==> trial 25 <==
Design fmad_fp32, start of the top module:
module fmad_fp32
  (
   input         clk,
   input         reset,
   input         req,
   input [31:0]  x,
   input [31:0]  y,
   input [31:0]  z,
   output [31:0] rslt,
   output [4:0]  flag
   );
make LEC_CHECK=0 ABC_AREA=1 CAP_MARGIN=15 CORE_ASPECT_RATIO=0.5 CORE_MARGIN=2 CORE_UTILIZATION=72 CTS_CLUSTER_DIAMETER=307 CTS_CLUSTER_SIZE=100 PLACE_DENSITY=0.42 SETUP_SLACK_MARGIN=3.88 SLEW_MARGIN=20 TNS_END_PERCENT=10 finish   # period 13.2 ns
run.sh (not shown) runs the stock make flow with config.mk's settings and CLKGATE_MAP_FILE=.
==> trial 36: changes against trial 25 <==
- ABC_AREA: 1 -> default
- CORE_ASPECT_RATIO: 0.5 -> default
- CTS_CLUSTER_DIAMETER: 307 -> default
- CTS_CLUSTER_SIZE: 100 -> 40
- PLACE_DENSITY: 0.42 -> default
- SETUP_SLACK_MARGIN: 3.88 -> default
- TNS_END_PERCENT: 10 -> default
==> flow/constraint.sdc (replaced) <==
create_clock -name core_clock -period 13.6 [get_ports {clk}]
set_input_delay 2.7200 -clock core_clock [delete_from_list [all_inputs] [get_ports {clk}]]
set_output_delay 2.7200 -clock core_clock [all_outputs]
set_load 0.01 [all_outputs]
==> build 9: changes against trial 25 <==
- ABC_AREA: 1 -> default
- CAP_MARGIN: 15 -> 20
- CORE_ASPECT_RATIO: 0.5 -> default
- CORE_UTILIZATION: 72 -> 58
- CTS_CLUSTER_DIAMETER: 307 -> default
- CTS_CLUSTER_SIZE: 100 -> default
- PLACE_DENSITY: 0.42 -> default
- SETUP_SLACK_MARGIN: 3.88 -> default
- TNS_END_PERCENT: 10 -> default
==> flow/constraint.sdc (replaced) <==
create_clock -name core_clock -period 9.35 [get_ports {clk}]
set_input_delay 1.8700 -clock core_clock [delete_from_list [all_inputs] [get_ports {clk}]]
set_output_delay 1.8700 -clock core_clock [all_outputs]
set_load 0.01 [all_outputs]
==> trial 44: changes against trial 25 <==
- ABC_AREA: 1 -> default
- CAP_MARGIN: 15 -> 20
- CORE_ASPECT_RATIO: 0.5 -> default
- CORE_UTILIZATION: 72 -> 51
- CTS_CLUSTER_DIAMETER: 307 -> default
- CTS_CLUSTER_SIZE: 100 -> default
- PLACE_DENSITY: 0.42 -> default
- SETUP_SLACK_MARGIN: 3.88 -> default
- TNS_END_PERCENT: 10 -> default
==> flow/constraint.sdc (replaced) <==
create_clock -name core_clock -period 16.8 [get_ports {clk}]
set_input_delay 3.3600 -clock core_clock [delete_from_list [all_inputs] [get_ports {clk}]]
set_output_delay 3.3600 -clock core_clock [all_outputs]
set_load 0.01 [all_outputs]
==> comparison table <==
item                                                                trial 36    trial 44                   build 9        trial 25
Outcome                                             finished with violations  no timing/DRC/antenna violations  finished with violations  did not finish
Stage where the flow stopped                                               -           -                         -  global routing
Violated checks                                                 setup timing           -              setup timing               -
Die outline area                                                   74800 um2  105000 um2                 92600 um2       74300 um2
Number of clock-tree buffers in the layout                                42          44                        52               -
Post-synthesis average cell area                                    8.01 um2    8.01 um2                  8.01 um2        6.73 um2
End-of-flow core utilization                                           0.813       0.552                     0.805               -
Nets at Floorplan                                                       7197        7197                      7197            8371
Final cell area excluding filler cells                             58300 um2   56200 um2                 72200 um2               -
Required time of the critical path                                  13.93 ns    17.10 ns                   9.68 ns               -
Placeable core region                                              71700 um2  102000 um2                 89700 um2       71100 um2
Number of multi-input logic gates                                       5319        5319                      5319               -
Final hold slack                                                    0.389 ns    0.407 ns                  0.426 ns               -
Sequential cell count                                                    340         340                       340               -
Buffer-and-inverter tally for the worst setup path                        17           5                         4               -
Routed via count                                                       54300       48600                     60800               -
Average wire length per cell after detail routing                    26.5 um     25.8 um                   26.2 um               -
Number of diodes added for antenna fixing                                  4           1                         6               -

---

==> branch amber: inputs <==
fmad_fp32 again, from the RTL that the note above started with.
Settings: LEC_CHECK=0, CAP_MARGIN=35, CELL_PAD_IN_SITES_DETAIL_PLACEMENT=1, CELL_PAD_IN_SITES_GLOBAL_PLACEMENT=1, CORE_ASPECT_RATIO=1.72, CORE_MARGIN=8, CORE_UTILIZATION=40, CTS_CLUSTER_SIZE=45, GPL_ROUTABILITY_DRIVEN=1, GPL_TIMING_DRIVEN=0, MIN_ROUTING_LAYER=met1, SETUP_SLACK_MARGIN=-0.65, SLEW_MARGIN=20; clock period 14.7 ns.
==> branch willow: changes against branch amber <==
ABC_AREA = 1   (was default)
CAP_MARGIN = 0   (was 35)
CELL_PAD_IN_SITES_DETAIL_PLACEMENT = default   (was 1)
CELL_PAD_IN_SITES_GLOBAL_PLACEMENT = default   (was 1)
CORE_ASPECT_RATIO = 0.91   (was 1.72)
CORE_MARGIN = 2   (was 8)
CORE_UTILIZATION = 72   (was 40)
CTS_CLUSTER_DIAMETER = 222   (was default)
CTS_CLUSTER_SIZE = 39   (was 45)
GPL_ROUTABILITY_DRIVEN = default   (was 1)
GPL_TIMING_DRIVEN = default   (was 0)
MIN_ROUTING_LAYER = default   (was met1)
SETUP_SLACK_MARGIN = 3.14   (was -0.65)
==> flow/constraint.sdc (replaced) <==
create_clock -name core_clock -period 10.6 [get_ports {clk}]
set_input_delay 2.1200 -clock core_clock [delete_from_list [all_inputs] [get_ports {clk}]]
set_output_delay 2.1200 -clock core_clock [all_outputs]
set_load 0.01 [all_outputs]
==> branch delta: changes against branch amber <==
CAP_MARGIN = 20   (was 35)
CELL_PAD_IN_SITES_DETAIL_PLACEMENT = default   (was 1)
CELL_PAD_IN_SITES_GLOBAL_PLACEMENT = 3   (was 1)
CORE_ASPECT_RATIO = default   (was 1.72)
CORE_MARGIN = 2   (was 8)
CORE_UTILIZATION = 62   (was 40)
CTS_CLUSTER_SIZE = default   (was 45)
GPL_ROUTABILITY_DRIVEN = 0   (was 1)
GPL_TIMING_DRIVEN = default   (was 0)
MAX_ROUTING_LAYER = met4   (was default)
PLACE_DENSITY_LB_ADDON = 0.14   (was default)
SETUP_SLACK_MARGIN = default   (was -0.65)
==> flow/constraint.sdc (replaced) <==
create_clock -name core_clock -period 19.7 [get_ports {clk}]
set_input_delay 3.9400 -clock core_clock [delete_from_list [all_inputs] [get_ports {clk}]]
set_output_delay 3.9400 -clock core_clock [all_outputs]
set_load 0.01 [all_outputs]
==> summary of the runs <==
- Against branch willow, the area after synthesis of branch amber is higher by about 0.9%.
- In branch willow the die size is lower than in branch amber, by about 50%.
- In synthesized cell count, branch amber and branch delta do not differ.
- Branch amber reached the layout checks and failed them: negative setup slack. Branch willow died in 5_1_grt, error GRT-0116. Branch delta ended with an error in 3_1_place_gp_skip_io.
==> figures <==
|  | branch delta | branch amber | branch willow |
|---|---|---|---|
| Count of cell types in the netlist | 111 | 111 | 68 |
| Number of buffers created by CTS | - | 34 | 12 |
| Cell count after placement | - | 8391 | 9562 |
| Chip area in the Yosys report | 0.0523 mm^2 | 0.0523 mm^2 | 0.0518 mm^2 |
| Cell Area, Placed | - | 0.0567 mm^2 | 0.0635 mm^2 |
| Mean cell area of the mapped netlist | 8.01 um^2 | 8.01 um^2 | 6.73 um^2 |
| Result of the run | stopped before the end | failed layout checks | stopped before the end |
| Last stage reached | 3_1_place_gp_skip_io | - | 5_1_grt |
| Violated checks | - | negative setup slack | - |
| Share of Yosys cell area claimed by the top area cell type | 0.140 | 0.140 | 0.141 |
| Weighted congestion at the end of routability-driven global placement | - | 1.07 | 1.22 |
| Final HPWL from detailed placement | - | 247000 um | 182000 um |
| Dpl ws | - | -4.94 ns | -2.22 ns |
| Number of buffers between clock root and the deepest sink | - | 3 | 3 |
| Number of cells in the yosys synthesis report | 6528 | 6528 | 7702 |
| Die width | 294 um | 292 um | 285 um |
| Die ar. | 0.0867 mm^2 | 0.143 mm^2 | 0.0742 mm^2 |
| Total number of clock tree sinks | - | 340 | 340 |
| Number of placement rows | 106 | 174 | 93 |
| Port Buffer Count | - | 103 | 134 |
| Fraction of the mapped netlist area in simple logic gates | 0.188 | 0.188 | 0.232 |
| Fa+ha+maj area frac | 0.170 | 0.170 | 0.172 |
| Hold-fix buffers, CTS | - | 0 | 0 |
